before:
## cpu
module cpu(
	input clk,
	input reset,
	input logic [15:0] i_mem_rddata,
	input logic i_mem_wait,  
	input logic i_mem_rddatavalid,  
	output logic [15:0] o_mem_wrdata,
	output logic [15:0] o_mem_addr,
	output logic o_mem_rd,
	output logic o_mem_wr
);
	logic PC_write;
	logic Addr_sel;
	logic mem_rd;
	logic mem_wr;
	logic MDR_load;
	logic IR_load;
	logic OpA_sel;
	logic OpAB_load;
	logic [1:0] ALU_1_sel;
	logic [1:0] ALU_2_sel;
	logic [1:0] ALUop_sel;
	logic ALU_out;
	logic RF_write;
	logic Reg_in;
	logic Flag_write;
	logic RF_write_call;
	logic mov_hi;
	logic N, Z, imm;
	logic [3:0] instr;
	datapath data(
		.rst(reset),
		.clk(clk), 
		.i_mem_rddata(i_mem_rddata),
		.i_PC_write(PC_write),
		.i_Addr_sel(Addr_sel),
		.i_mem_wr(mem_wr),
		.i_MDR_load(MDR_load),
		.i_IR_load(IR_load),
		.i_OpA_sel(OpA_sel),
		.i_OpAB_load(OpAB_load),
		.i_ALU_1_sel(ALU_1_sel),
		.i_ALU_2_sel(ALU_2_sel),
		.i_ALUop_sel(ALUop_sel),
		.i_ALU_out(ALU_out),
		.i_RF_write(RF_write),
		.i_Reg_in(Reg_in),
		.i_Flag_write(Flag_write),
		.i_RF_write_call(RF_write_call),
		.i_mov_hi(mov_hi),
		.o_N(N),
		.o_Z(Z),
		.o_instr(instr),
		.o_mem_wrdata(o_mem_wrdata),
		.o_mem_addr(o_mem_addr),
		.o_mem_rd(mem_rd),
		.o_mem_wr(mem_wr),
		.o_imm(imm)
	);
	control control(
		.rst(reset),
		.clk(clk),
		.i_N(N),
		.i_Z(Z),
		.i_instr(instr),
		.i_imm(imm),
		.i_mem_wait(i_mem_wait),
		.i_mem_rddatavalid(i_mem_rddatavalid),  
		.o_PC_write(PC_write),
		.o_Addr_sel(Addr_sel),
		.o_mem_rd(o_mem_rd),
		.o_mem_wr(o_mem_wr),
		.o_MDR_load(MDR_load),
		.o_IR_load(IR_load),
		.o_OpA_sel(OpA_sel),
		.o_OpAB_load(OpAB_load),
		.o_ALU_1_sel(ALU_1_sel),
		.o_ALU_2_sel(ALU_2_sel),
		.o_ALUop_sel(ALUop_sel),
		.o_ALU_out(ALU_out),
		.o_RF_write(RF_write),
		.o_Reg_in(Reg_in),
		.o_Flag_write(Flag_write),
		.o_RF_write_call(RF_write_call),
		.o_mov_hi(mov_hi)
	);
endmodule
Size in the first run: ~1400 cells after synthesis, roughly 240 flip-flops, about 54 I/O pins.
clock: 5.3 ns
lec_check: 0
cap_margin: 20
core_aspect_ratio: 0.55
core_margin: 10
core_utilization: 53
cts_cluster_diameter: 358
cts_cluster_size: 12
gpl_timing_driven: 0
max_routing_layer: met5
place_density_lb_addon: 0.23
slew_margin: 15
run.sh (not shown) runs the stock make flow with config.mk's settings and CLKGATE_MAP_FILE=.
before reached the end of the flow, and the finished layout is clean on the timing, design-rule and antenna checks.
### before -> after
Settings: CORE_ASPECT_RATIO: 0.55 -> unset; CORE_MARGIN: 10 -> 2; GPL_TIMING_DRIVEN: 0 -> unset; CTS_CLUSTER_SIZE: 12 -> unset; CTS_CLUSTER_DIAMETER: 358 -> unset; MAX_ROUTING_LAYER: met5 -> unset; SLEW_MARGIN: 15 -> 20; CORE_UTILIZATION: 53 -> 52; PLACE_DENSITY_LB_ADDON: 0.23 -> unset; ABC_AREA: unset -> 1; the clock period (ns, I/O delays scaled along): 5.3 -> 2.63.
==> results <==
after ended up with simple AND/OR/NAND/NOR gates as its biggest combinational cell group after synthesis; before ended up with AND-OR/OR-AND gates.
Any difference in clock latency reported for the late side of the worst-skew pair between after and before is small enough to ignore.
Library cell contributing the largest single delay on the critical path: edfxtp_1 -> after, or3b_4 -> before
Vias after detailed routing (higher): before
Between before and after, worst slack at placement decreased.
Note that the post-route non-filler standard cell count recorded for before amounts to 0.845 times the value seen in after.
Part of the power in combinational logic: lower on before
The flow for after finished, though final verification flagged negative setup slack.


Starting RTL as in the previous note.
## cpu
module cpu(
	input clk,
	input reset,
	input logic [15:0] i_mem_rddata,
	input logic i_mem_wait,  
	input logic i_mem_rddatavalid,  
	output logic [15:0] o_mem_wrdata,
	output logic [15:0] o_mem_addr,
	output logic o_mem_rd,
	output logic o_mem_wr
);
==> flow/config.mk <==
export PLATFORM = sky130hd
export DESIGN_NAME = cpu
export DESIGN_NICKNAME = cpu
export VERILOG_FILES = /design/flow/design.v
export SDC_FILE = /design/flow/constraint.sdc
export NUM_CORES = 4
export LEC_CHECK = 0
export ABC_AREA = 1
export CAP_MARGIN = 0
export CORE_MARGIN = 2
export CORE_UTILIZATION = 72
export CTS_CLUSTER_DIAMETER = 324
export CTS_CLUSTER_SIZE = 17
export HOLD_SLACK_MARGIN = 0.3
export PLACE_DENSITY_LB_ADDON = 0.27
export SETUP_SLACK_MARGIN = 0.42
export SLEW_MARGIN = 20
==> flow/constraint.sdc <==
create_clock -name core_clock -period 2.61 [get_ports {clk}]
set_input_delay 0.5220 -clock core_clock [delete_from_list [all_inputs] [get_ports {clk}]]
set_output_delay 0.5220 -clock core_clock [all_outputs]
set_load 0.01 [all_outputs]
The baseline aborted during global routing (5_1_grt) (GRT-0232).
Then changed:
==> flow/config.mk (replaced) <==
export PLATFORM = sky130hd
export DESIGN_NAME = cpu
export DESIGN_NICKNAME = cpu
export VERILOG_FILES = /design/flow/design.v
export SDC_FILE = /design/flow/constraint.sdc
export NUM_CORES = 4
export LEC_CHECK = 0
export CAP_MARGIN = 20
export CORE_MARGIN = 2
export CORE_UTILIZATION = 67
export CTS_CLUSTER_SIZE = 17
export SETUP_SLACK_MARGIN = 0.42
export SLEW_MARGIN = 20
==> flow/constraint.sdc (replaced) <==
create_clock -name core_clock -period 3.19 [get_ports {clk}]
set_input_delay 0.6380 -clock core_clock [delete_from_list [all_inputs] [get_ports {clk}]]
set_output_delay 0.6380 -clock core_clock [all_outputs]
set_load 0.01 [all_outputs]
Outcome:
- With this change the flow ran to the end with violations: negative setup slack
- synthesized area climbs by a few percent
- die size climbs by roughly a tenth
- synthesized cell count drops by roughly a tenth


cpu again, from the RTL that the note above started with.
==> flow/config.mk <==
export PLATFORM = sky130hd
export DESIGN_NAME = cpu
export DESIGN_NICKNAME = cpu
export VERILOG_FILES = /design/flow/design.v
export SDC_FILE = /design/flow/constraint.sdc
export NUM_CORES = 4
export LEC_CHECK = 0
export ABC_AREA = 1
export CAP_MARGIN = 20
export CORE_ASPECT_RATIO = 0.92
export CORE_MARGIN = 2
export CORE_UTILIZATION = 72
export CTS_CLUSTER_DIAMETER = 359
export CTS_CLUSTER_SIZE = 14
export HOLD_SLACK_MARGIN = -0.09
export PLACE_DENSITY_LB_ADDON = 0.19
export SETUP_SLACK_MARGIN = 0.45
export SLEW_MARGIN = 20
==> flow/constraint.sdc <==
create_clock -name core_clock -period 3.91 [get_ports {clk}]
set_input_delay 0.7820 -clock core_clock [delete_from_list [all_inputs] [get_ports {clk}]]
set_output_delay 0.7820 -clock core_clock [all_outputs]
set_load 0.01 [all_outputs]
The starting point completed and failed the layout checks on setup timing.
Rerun with:
Settings changed: ABC_AREA 1 to unset, CORE_ASPECT_RATIO 0.92 to unset, CORE_UTILIZATION 72 to 40, CTS_CLUSTER_DIAMETER 359 to unset, CTS_CLUSTER_SIZE 14 to unset, HOLD_SLACK_MARGIN -0.09 to unset, PLACE_DENSITY_LB_ADDON 0.19 to unset, SETUP_SLACK_MARGIN 0.45 to unset.
Clock period 3.91 ns to 4.8 ns, I/O delays scaled along.
With this change the flow completed without violations; cell area increases by about 2%; die area grows by 81%; synthesized cell count falls by 11%; register-to-register slack improves by 0.33 ns.
Rerun with:
Settings changed: CTS_CLUSTER_SIZE set to 29, GPL_TIMING_DRIVEN set to 0, HOLD_SLACK_MARGIN set to 0.17, MAX_ROUTING_LAYER set to met5, PLACE_DENSITY_LB_ADDON set to 0.29.
Result: With this change the flow completed, yet does not pass: setup timing. Die area stays the same. Register-to-register slack loses 0.19 ns. Wire length increases by roughly a tenth. Cell area goes up by a few percent. Sequential share of layout area decreases by 1.3 points. Clock-buffer cell count came out lower by 5. Power increases by a few percent. First-iteration DRC count rises by about a fifth.
Rerun with:
Settings changed: CTS_CLUSTER_SIZE 29 to 56, GPL_TIMING_DRIVEN 0 to unset, HOLD_SLACK_MARGIN 0.17 to unset, MAX_ROUTING_LAYER met5 to met4, PLACE_DENSITY_LB_ADDON 0.29 to unset.
What happened: With this change the flow went through all stages and came out clean; cell area went down by 2.0%; wire length decreases by 11%; total power shrinks by 4.6%; global-route usage drops by 2.1 points; cell count drops by 2.5%; sequential cell count stays the same; die size does not change; first-iteration DRC count is lower by 23%; combinational power goes down by 5.9%; worst setup slack gains 0.20 ns; synthesized area stays the same.
Rerun with:
Settings changed: ABC_AREA set to 1, CORE_UTILIZATION 40 to 66, CTS_CLUSTER_DIAMETER set to 228, CTS_CLUSTER_SIZE 56 to unset, MAX_ROUTING_LAYER met4 to unset.
Clock period 4.8 ns to 2.4 ns, I/O delays scaled along.
Now the flow reached the layout checks and failed them: setup timing.
Worst setup slack got worse by 2.0 ns.
Total power rises to 2.6 times its value.
Utilization rises by 41 points.
Synthesized cell count rose by 12%.
Rerun with:
Settings changed: ABC_AREA 1 to unset, CORE_UTILIZATION 66 to 40, CTS_CLUSTER_DIAMETER 228 to unset.
Clock period 2.4 ns to 4.73 ns, I/O delays scaled along.
=> The changed run completed with no timing, DRC or antenna violations; routed wire length falls by about 16%; die area climbs by 66%; final area decreases by about 10%.


Starting RTL as in the previous note.
## cpu
module cpu(
	input clk,
	input reset,
	input logic [15:0] i_mem_rddata,
	input logic i_mem_wait,  
	input logic i_mem_rddatavalid,  
	output logic [15:0] o_mem_wrdata,
	output logic [15:0] o_mem_addr,
	output logic o_mem_rd,
	output logic o_mem_wr
);
	logic PC_write;
	logic Addr_sel;
	logic mem_rd;
	logic mem_wr;
	logic MDR_load;
	logic IR_load;
	logic OpA_sel;
	logic OpAB_load;
	logic [1:0] ALU_1_sel;
	logic [1:0] ALU_2_sel;
	logic [1:0] ALUop_sel;
	logic ALU_out;
	logic RF_write;
	logic Reg_in;
	logic Flag_write;
	logic RF_write_call;
	logic mov_hi;
	logic N, Z, imm;
	logic [3:0] instr;
	datapath data(
		.rst(reset),
		.clk(clk), 
		.i_mem_rddata(i_mem_rddata),
		.i_PC_write(PC_write),
		.i_Addr_sel(Addr_sel),
		.i_mem_wr(mem_wr),
		.i_MDR_load(MDR_load),
		.i_IR_load(IR_load),
		.i_OpA_sel(OpA_sel),
		.i_OpAB_load(OpAB_load),
		.i_ALU_1_sel(ALU_1_sel),
		.i_ALU_2_sel(ALU_2_sel),
		.i_ALUop_sel(ALUop_sel),
		.i_ALU_out(ALU_out),
		.i_RF_write(RF_write),
		.i_Reg_in(Reg_in),
		.i_Flag_write(Flag_write),
		.i_RF_write_call(RF_write_call),
		.i_mov_hi(mov_hi),
		.o_N(N),
		.o_Z(Z),
		.o_instr(instr),
		.o_mem_wrdata(o_mem_wrdata),
		.o_mem_addr(o_mem_addr),
		.o_mem_rd(mem_rd),
		.o_mem_wr(mem_wr),
		.o_imm(imm)
	);
	control control(
		.rst(reset),
		.clk(clk),
		.i_N(N),
		.i_Z(Z),
		.i_instr(instr),
		.i_imm(imm),
		.i_mem_wait(i_mem_wait),
		.i_mem_rddatavalid(i_mem_rddatavalid),  
		.o_PC_write(PC_write),
		.o_Addr_sel(Addr_sel),
		.o_mem_rd(o_mem_rd),
		.o_mem_wr(o_mem_wr),
		.o_MDR_load(MDR_load),
		.o_IR_load(IR_load),
		.o_OpA_sel(OpA_sel),
		.o_OpAB_load(OpAB_load),
		.o_ALU_1_sel(ALU_1_sel),
		.o_ALU_2_sel(ALU_2_sel),
		.o_ALUop_sel(ALUop_sel),
		.o_ALU_out(ALU_out),
		.o_RF_write(RF_write),
		.o_Reg_in(Reg_in),
		.o_Flag_write(Flag_write),
		.o_RF_write_call(RF_write_call),
		.o_mov_hi(mov_hi)
	);
endmodule
Settings: LEC_CHECK=0, ABC_AREA=1, CAP_MARGIN=20, CORE_MARGIN=2, CORE_UTILIZATION=72, PLACE_DENSITY_LB_ADDON=0.27, SETUP_SLACK_MARGIN=1.15, SLEW_MARGIN=20; clock period 4.38 ns.
The starting point ran to the end with violations: setup timing.
Edit:
Settings changed: CORE_UTILIZATION 72 to 70, PLACE_DENSITY_LB_ADDON 0.27 to default, SETUP_SLACK_MARGIN 1.15 to default.
Clock period 4.38 ns to 2.4 ns, I/O delays scaled along.
Outcome:
- The changed run died in 5_1_grt, error GRT-0232
- synthesized cell count does not change
- die area grows by a few percent
- synthesized area does not change
Power figures rest on the tool's default switching activity, not on a simulated workload.
